## FIR_low_pass_filter
module FIR_low_pass_filter(
	input clk,
	input rst,
	input [7:0]FIR_IN,
	output reg [16:0]FIR_OUT
);
reg[7:0] delay_pipeline1;
reg[7:0] delay_pipeline2;
reg[7:0] delay_pipeline3;
reg[7:0] delay_pipeline4;
reg[7:0] delay_pipeline5;
reg[7:0] delay_pipeline6;
reg[7:0] delay_pipeline7;
reg[7:0] delay_pipeline8;
reg[7:0] delay_pipeline9;
wire[7:0] coeff1 = 8'd7;	 
wire[7:0] coeff2 = 8'd5;
wire[7:0] coeff3 = 8'd51;
wire[7:0] coeff4 = 8'd135;
wire[7:0] coeff5 = 8'd179;
wire[7:0] coeff6 = 8'd135;
wire[7:0] coeff7 = 8'd51;
wire[7:0] coeff8 = 8'd5;
wire[7:0] coeff9 = 8'd7;
reg signed [16:0] multi_data1 ; 
reg signed [16:0] multi_data2 ;
reg signed [16:0] multi_data3 ;
reg signed [16:0] multi_data4 ;
reg signed [16:0] multi_data5 ;
reg signed [16:0] multi_data6 ;
reg signed [16:0] multi_data7 ;
reg signed [16:0] multi_data8 ;
reg signed [16:0] multi_data9 ;
always@(posedge clk or negedge rst)
if(!rst)
begin
	delay_pipeline1 <= 8'b0 ;
	delay_pipeline2 <= 8'b0 ;
	delay_pipeline3 <= 8'b0 ;
  ...
Size in the first run: about 1600 cells after synthesis, roughly 200 flip-flops, roughly 27 I/O pins, about 15000 um^2 of cells after synthesis.
clock: 3.92 ns
lec_check: 0
abc_area: 1
cap_margin: 20
core_margin: 2
core_utilization: 71
cts_cluster_size: 15
hold_slack_margin: 0.3
place_density_lb_addon: 0.09
setup_slack_margin: 1.09
slew_margin: 20
run.sh (not shown) runs the stock make flow with config.mk's settings and CLKGATE_MAP_FILE=.
The baseline passed the timing, DRC and antenna checks.
Then changed:
- CTS_CLUSTER_DIAMETER: unset -> 372
- CTS_CLUSTER_SIZE: 15 -> unset
- SETUP_SLACK_MARGIN: 1.09 -> 0.96
- clock period: 3.92 -> 3.25 ns (I/O delays scaled with it)
Now the flow failed in global routing, error GRT-0232; die area is unchanged; synthesized cell count is unchanged; synthesized area stays the same.
Then changed:
- ABC_AREA: 1 -> unset
- CORE_UTILIZATION: 71 -> 51
- CTS_CLUSTER_DIAMETER: 372 -> unset
- HOLD_SLACK_MARGIN: 0.3 -> unset
- PLACE_DENSITY_LB_ADDON: 0.09 -> unset
- SETUP_SLACK_MARGIN: 0.96 -> unset
- clock period: 3.25 -> 4.56 ns (I/O delays scaled with it)
Now the flow completed without violations.
Die area went up by 30%.
Synthesized cell count went down by 21%.
Synthesized area went down by 6.0%.
Then changed:
- CORE_UTILIZATION: 51 -> 72
- CTS_CLUSTER_DIAMETER: unset -> 391
- CTS_CLUSTER_SIZE: unset -> 98
- clock period: 4.56 -> 7.0 ns (I/O delays scaled with it)
The new run completed without violations; core utilization climbs by 23 points; via count goes up by about 2.8%; setup slack improves by 2200 ps; routed wire length went up by 1.0%.
Then changed:
- CAP_MARGIN: 20 -> 5
- CELL_PAD_IN_SITES_GLOBAL_PLACEMENT: unset -> 0
- CORE_UTILIZATION: 72 -> 40
- CTS_CLUSTER_DIAMETER: 391 -> 304
- CTS_CLUSTER_SIZE: 98 -> 94
- GPL_ROUTABILITY_DRIVEN: unset -> 0
- GPL_TIMING_DRIVEN: unset -> 0
- SETUP_SLACK_MARGIN: unset -> 1.49
The changed run produced a clean layout.
Routed wire length is lower by 3.3%.
Design area is higher by 1.5%.
Setup slack gets worse by 250 ps.
Worst hold slack gets worse by 8.9 ps.
Area after synthesis does not change.
Sequential share of layout area is lower by 0.47 points.

---

Starting RTL as in the previous note.
Settings: LEC_CHECK=0, ABC_AREA=0, CAP_MARGIN=30, CELL_PAD_IN_SITES_DETAIL_PLACEMENT=1, CELL_PAD_IN_SITES_GLOBAL_PLACEMENT=2, CORE_ASPECT_RATIO=1.92, CORE_MARGIN=9, CORE_UTILIZATION=40, CTS_CLUSTER_DIAMETER=293, CTS_CLUSTER_SIZE=32, GPL_ROUTABILITY_DRIVEN=1, HOLD_SLACK_MARGIN=0.09, MAX_ROUTING_LAYER=met5, MIN_ROUTING_LAYER=met2, PLACE_DENSITY_LB_ADDON=0.26, SETUP_SLACK_MARGIN=0.55, SLEW_MARGIN=40, TNS_END_PERCENT=15; clock period 4.02 ns.
The baseline finished with negative setup slack left.
Edit:
- ABC_AREA: 0 -> unset
- CAP_MARGIN: 30 -> 20
- CELL_PAD_IN_SITES_DETAIL_PLACEMENT: 1 -> unset
- CELL_PAD_IN_SITES_GLOBAL_PLACEMENT: 2 -> unset
- CORE_ASPECT_RATIO: 1.92 -> unset
- CORE_MARGIN: 9 -> 2
- CORE_UTILIZATION: 40 -> 72
- CTS_CLUSTER_DIAMETER: 293 -> unset
- GPL_ROUTABILITY_DRIVEN: 1 -> unset
- HOLD_SLACK_MARGIN: 0.09 -> unset
- MAX_ROUTING_LAYER: met5 -> unset
- MIN_ROUTING_LAYER: met2 -> unset
- PLACE_DENSITY: unset -> 0.35
- PLACE_DENSITY_LB_ADDON: 0.26 -> unset
- SETUP_SLACK_MARGIN: 0.55 -> 0.92
- SLEW_MARGIN: 40 -> 20
- TNS_END_PERCENT: 15 -> unset
- clock period: 4.02 -> 3.05 ns (I/O delays scaled with it)
After rerunning: Now the flow never finished: it broke off in global routing on DPL-0038. Die area falls by 51%. Area after synthesis does not change. Synthesized cell count stays the same.
Edit:
- CORE_UTILIZATION: 72 -> 40
- CTS_CLUSTER_SIZE: 32 -> unset
- PLACE_DENSITY: 0.35 -> unset
- SETUP_SLACK_MARGIN: 0.92 -> unset
- clock period: 3.05 -> 7.0 ns (I/O delays scaled with it)
Now the flow finished with timing, DRC and antenna clean.
Die area came out higher by 78%.
Synthesized area is unchanged.
Synthesized cell count is unchanged.
Edit:
- ABC_AREA: unset -> 0
- CORE_ASPECT_RATIO: unset -> 1.94
- CTS_CLUSTER_DIAMETER: unset -> 323
- CTS_CLUSTER_SIZE: unset -> 98
- GPL_ROUTABILITY_DRIVEN: unset -> 0
- PLACE_DENSITY_LB_ADDON: unset -> 0.27
- SETUP_SLACK_MARGIN: unset -> -0.69
- SLEW_MARGIN: 20 -> 0
- TNS_END_PERCENT: unset -> 40
After rerunning:
- The new run finished with timing, DRC and antenna clean
- design area stays flat
- synthesized cell count is unchanged
- routed wire length goes up by about 9%
- worst setup slack degrades by 0.012 ns
- die area is about the same
- count of clock-buffer cells in the layout drops by 1
Edit:
- CORE_UTILIZATION: 40 -> 64
- GPL_ROUTABILITY_DRIVEN: 0 -> unset
- PLACE_DENSITY: unset -> 0.41
- PLACE_DENSITY_LB_ADDON: 0.27 -> unset
- SETUP_SLACK_MARGIN: -0.69 -> unset
- TNS_END_PERCENT: 40 -> 35
Result:
- count of clock-buffer cells in the layout is higher by 4
- design area falls by 1.4%
- setup slack is worse by 0.031 ns
- wire length falls by about 5%
- critical path depth is unchanged
- non-clock buffer count grows by 1
- synthesized cell count is unchanged
Edit:
- CORE_UTILIZATION: 64 -> 40
- PLACE_DENSITY: 0.41 -> unset
- PLACE_DENSITY_LB_ADDON: unset -> 0.27
- TNS_END_PERCENT: 35 -> unset
Outcome: The new run ran to the end with no violations; first-iteration DRC count drops by a quarter to a third; cell area climbs slightly; maximum frequency climbs slightly; worst setup slack is better by 0.031 ns; global-route usage drops by 9.3 points; clock-buffer cell count drops by 4; wire length climbs by a few percent; clock skew drops by 0.0037 ns.

---

onyx:
FIR_low_pass_filter again, from the RTL that the note above started with.
## FIR_low_pass_filter
module FIR_low_pass_filter(
	input clk,
	input rst,
	input [7:0]FIR_IN,
	output reg [16:0]FIR_OUT
);
export LEC_CHECK = 0
export ABC_AREA = 1
export CAP_MARGIN = 20
export CORE_ASPECT_RATIO = 1.32
export CORE_MARGIN = 2
export CORE_UTILIZATION = 72
export CTS_CLUSTER_DIAMETER = 400
export SLEW_MARGIN = 20
export TNS_END_PERCENT = 50
create_clock -name core_clock -period 3.71 [get_ports {clk}]
What the final checks of onyx revealed, after a flow that finished every stage, was a layout that fails on negative setup slack.
Changes in garnet relative to onyx:
Settings: a deleted TNS_END_PERCENT that had been 50; a deleted CTS_CLUSTER_DIAMETER that had been 400; an added SETUP_SLACK_MARGIN of 0.97; a deleted CORE_ASPECT_RATIO that had been 1.32; an added PLACE_DENSITY of 0.35; a change of the clock period (ns, I/O delays scaled along) from 3.71 to 3.84.
### Flow results
Every stage of garnet finished as expected; the final checks, on the other hand, flagged negative setup slack, which means the layout fails.
[compare] base=onyx new=garnet: cell area after placement saw an increase, global-route wire length before repair now larger, die size essentially unchanged.
Changes in tundra relative to garnet:
Settings: SETUP_SLACK_MARGIN changed from 0.97 to -0.16; PLACE_DENSITY removed (was 0.35); PLACE_DENSITY_LB_ADDON newly set to 0.2; the clock period (ns, I/O delays scaled along) changed from 3.84 to 3.57.
==> comparison <==
- Final checks on tundra, whose flow otherwise completed, came back failing, citing negative setup slack.
- Against garnet as the reference, tundra delivers a lower pre-CTS setup slack.
- Against garnet, tundra comes in 2.19 ns lower on aggregate negative setup slack.
- Diff garnet -> tundra: worst setup slack fell 0.32 ns, post-synthesis to final-layout area growth fell 12 points, maximum clock rate fell about 1.2%.
- | number of setup buffers added after CTS | higher: garnet |
Modified inputs, maple compared to tundra
Settings: SETUP_SLACK_MARGIN now 0.37, was -0.16; CTS_CLUSTER_DIAMETER now 191, previously not set; CTS_CLUSTER_SIZE now 71, previously not set; the clock period (ns, I/O delays scaled along) now 3.42, was 3.57.
### Flow results
- Complete run, failing final checks: maple, reason negative setup slack.
- The worst-margin pin slew of maple is higher than that of tundra.
- Looking at number of buffer and inverter stages on the critical path, maple sits 1 lower than tundra does.
- On tightest slew margin relative to the limit, maple does worse than tundra.
- Final cell area: maple above tundra
- When maple is measured against tundra, its final critical-path share of the clock period turns out 1.8 points higher.
- tundra → maple: number of fill cells saw a decrease; met1 capacity usage during global routing saw an increase; share of cell area taken by flip-flops and latches saw a decrease.
### maple -> quartz
Settings: changing PLACE_DENSITY_LB_ADDON from 0.2 to 0.19; removing CTS_CLUSTER_SIZE (formerly 71); changing SETUP_SLACK_MARGIN from 0.37 to 1.14; removing CTS_CLUSTER_DIAMETER (formerly 191); changing the clock period (ns, I/O delays scaled along) from 3.42 to 3.84.
Notes after the runs:
Diff maple..quartz | clock transition at the registers of the reported paths | negligible. Completing all stages was not enough for quartz: its layout failed the final checks because of negative setup slack. Compared with maple, quartz shows a aggregate routed wire length that is 35% higher.

---

== run A ==
FIR_low_pass_filter again, from the RTL that the note above started with.
export LEC_CHECK = 0
export ABC_AREA = 1
export CAP_MARGIN = 20
export CELL_PAD_IN_SITES_DETAIL_PLACEMENT = 0
export CORE_ASPECT_RATIO = 1.05
export CORE_MARGIN = 2
export CORE_UTILIZATION = 72
export CTS_CLUSTER_DIAMETER = 81
export CTS_CLUSTER_SIZE = 81
export GPL_ROUTABILITY_DRIVEN = 0
export HOLD_SLACK_MARGIN = -0.08
export MAX_ROUTING_LAYER = met5
export MIN_ROUTING_LAYER = met1
export PLACE_DENSITY_LB_ADDON = 0.26
export SLEW_MARGIN = 40
export TNS_END_PERCENT = 85
create_clock -name core_clock -period 3.32 [get_ports {clk}]
STATUS run=run A STAGES=ALL_DONE FINAL_CHECKS=FAILED CAUSE=negative setup slack
Changes in run B relative to run A:
- ABC_AREA no longer set, was 1
- TNS_END_PERCENT no longer set, was 85
- MIN_ROUTING_LAYER no longer set, was met1
- PLACE_DENSITY_LB_ADDON no longer set, was 0.26
- CELL_PAD_IN_SITES_DETAIL_PLACEMENT no longer set, was 0
- CTS_CLUSTER_SIZE no longer set, was 81
- HOLD_SLACK_MARGIN no longer set, was -0.08
- CTS_CLUSTER_DIAMETER no longer set, was 81
- SETUP_SLACK_MARGIN now -0.16, previously not set
- MAX_ROUTING_LAYER no longer set, was met5
- GPL_ROUTABILITY_DRIVEN no longer set, was 0
- SLEW_MARGIN now 20, was 40
- CORE_ASPECT_RATIO no longer set, was 1.05
- the clock period (ns, I/O delays scaled along) now 3.84, was 3.32
### Flow results
From run A to run B the numbers moved as follows: critical path's largest stage delay moved down, aggregate routed wire length moved down, number of buffers other than clock buffers in the final layout moved up, wire length of the first global-routing pass moved down. Changes observed in run B relative to run A: number of core rows decreased by 3 relative to the old numbers; transition time of the tightest slew-check pin rose by 0.084 ns. Between run A and run B, the difference in DRC violation count after routing is negligible. Compared with run A, final non-filler cell total in run B decreased by more than 10%. [run B] flow finished | final checks: failed | reasons: negative setup slack.
### run B -> run C
- removing SETUP_SLACK_MARGIN (formerly -0.16)
- changing CORE_UTILIZATION from 72 to 35
- changing the clock period (ns, I/O delays scaled along) from 3.84 to 11.1
- Run B finished all stages; however, its layout fails the closing checks, the failures being negative setup slack.
- Looking at the reports, run C completed the entire flow and the layout it produced met the timing, DRC and antenna checks.
- Number of fill cells, run B and run C: lower on run B
- Worst path buffer plus inverter count: run C higher than run B
- Run C improves on run B in post-layout worst setup margin.
- Via count normalized by instance count: run B and run C compared, lower one is run C
- Clock skew across run B and run C: no real change.
- Worst slack after detailed placement for run C is higher than for run B.
- [compare] base=run B new=run C: final critical delay including setup and external delays up 0.41 ns.

---

== run 1 ==
Starting RTL as in the previous note.
export LEC_CHECK = 0
export ABC_AREA = 0
export CAP_MARGIN = 40
export CORE_ASPECT_RATIO = 0.5
export CORE_MARGIN = 8
export CORE_UTILIZATION = 64
export CTS_CLUSTER_DIAMETER = 323
export CTS_CLUSTER_SIZE = 98
export GPL_ROUTABILITY_DRIVEN = 0
export PLACE_DENSITY = 0.41
export SETUP_SLACK_MARGIN = -0.69
export SLEW_MARGIN = 0
export TNS_END_PERCENT = 35
create_clock -name core_clock -period 7.0 [get_ports {clk}]
The inputs of run 2 differ from those of run 1 as listed below.
- removing CTS_CLUSTER_DIAMETER (formerly 323)
- removing GPL_ROUTABILITY_DRIVEN (formerly 0)
- setting GPL_TIMING_DRIVEN to 0 for the first time
- changing SLEW_MARGIN from 0 to 20
- changing CORE_MARGIN from 8 to 2
- removing PLACE_DENSITY (formerly 0.41)
- changing SETUP_SLACK_MARGIN from -0.69 to 1.49
- removing TNS_END_PERCENT (formerly 35)
- changing CORE_UTILIZATION from 64 to 40
- changing CTS_CLUSTER_SIZE from 98 to 94
- removing CORE_ASPECT_RATIO (formerly 0.5)
- removing ABC_AREA (formerly 0)
- setting CELL_PAD_IN_SITES_GLOBAL_PLACEMENT to 0 for the first time
- changing CAP_MARGIN from 40 to 20
- Every run (run 1 and run 2) finished clean.
- The minimum clock period after layout number comes out higher for run 2 vs run 1.
- Fmax (run 1 / run 2): 1.07
- Comparing the two runs side by side, run 2 comes out ahead of run 1 on total via count in the routed design.
Relative to run 2, the following input files were edited for run 3:
- setting PLACE_DENSITY to 0.41 for the first time
- removing CELL_PAD_IN_SITES_GLOBAL_PLACEMENT (formerly 0)
- removing GPL_TIMING_DRIVEN (formerly 0)
- changing CTS_CLUSTER_SIZE from 94 to 96
- removing SETUP_SLACK_MARGIN (formerly 1.49)
- setting CORE_ASPECT_RATIO to 0.5 for the first time
- setting CTS_CLUSTER_DIAMETER to 221 for the first time
- changing CORE_UTILIZATION from 40 to 59
### Flow results
| final non-filler cell area | run 3 vs run 2 | better |
Run 3 vs. run 2: transition time of the tightest slew-check pin now larger, setup slack went up.
Compared to run 2, the routing of run 3 uses more wire.
Post-synth area from yosys stat of run 3 is on par with run 2.
The flow did not stop early for run 3: all stages ran, and the layout cleared the timing, DRC and antenna checks.
On reg-to-reg setup timing slack, the higher figure sits with run 3, not run 2.
Here is what was changed in the inputs of run 4 compared with run 3.
- an added ABC_AREA of 0
- an added TNS_END_PERCENT of 35
- an added SETUP_SLACK_MARGIN of -0.69
- a change of CTS_CLUSTER_DIAMETER from 221 to 323
- a change of CORE_UTILIZATION from 59 to 64
- a change of SLEW_MARGIN from 20 to 0
- a change of CTS_CLUSTER_SIZE from 96 to 98
Findings:
Re worst path setup slack after routing: run 3 was higher than run 4.
Going from run 3 to run 4, post-cts sizing count barely changed.
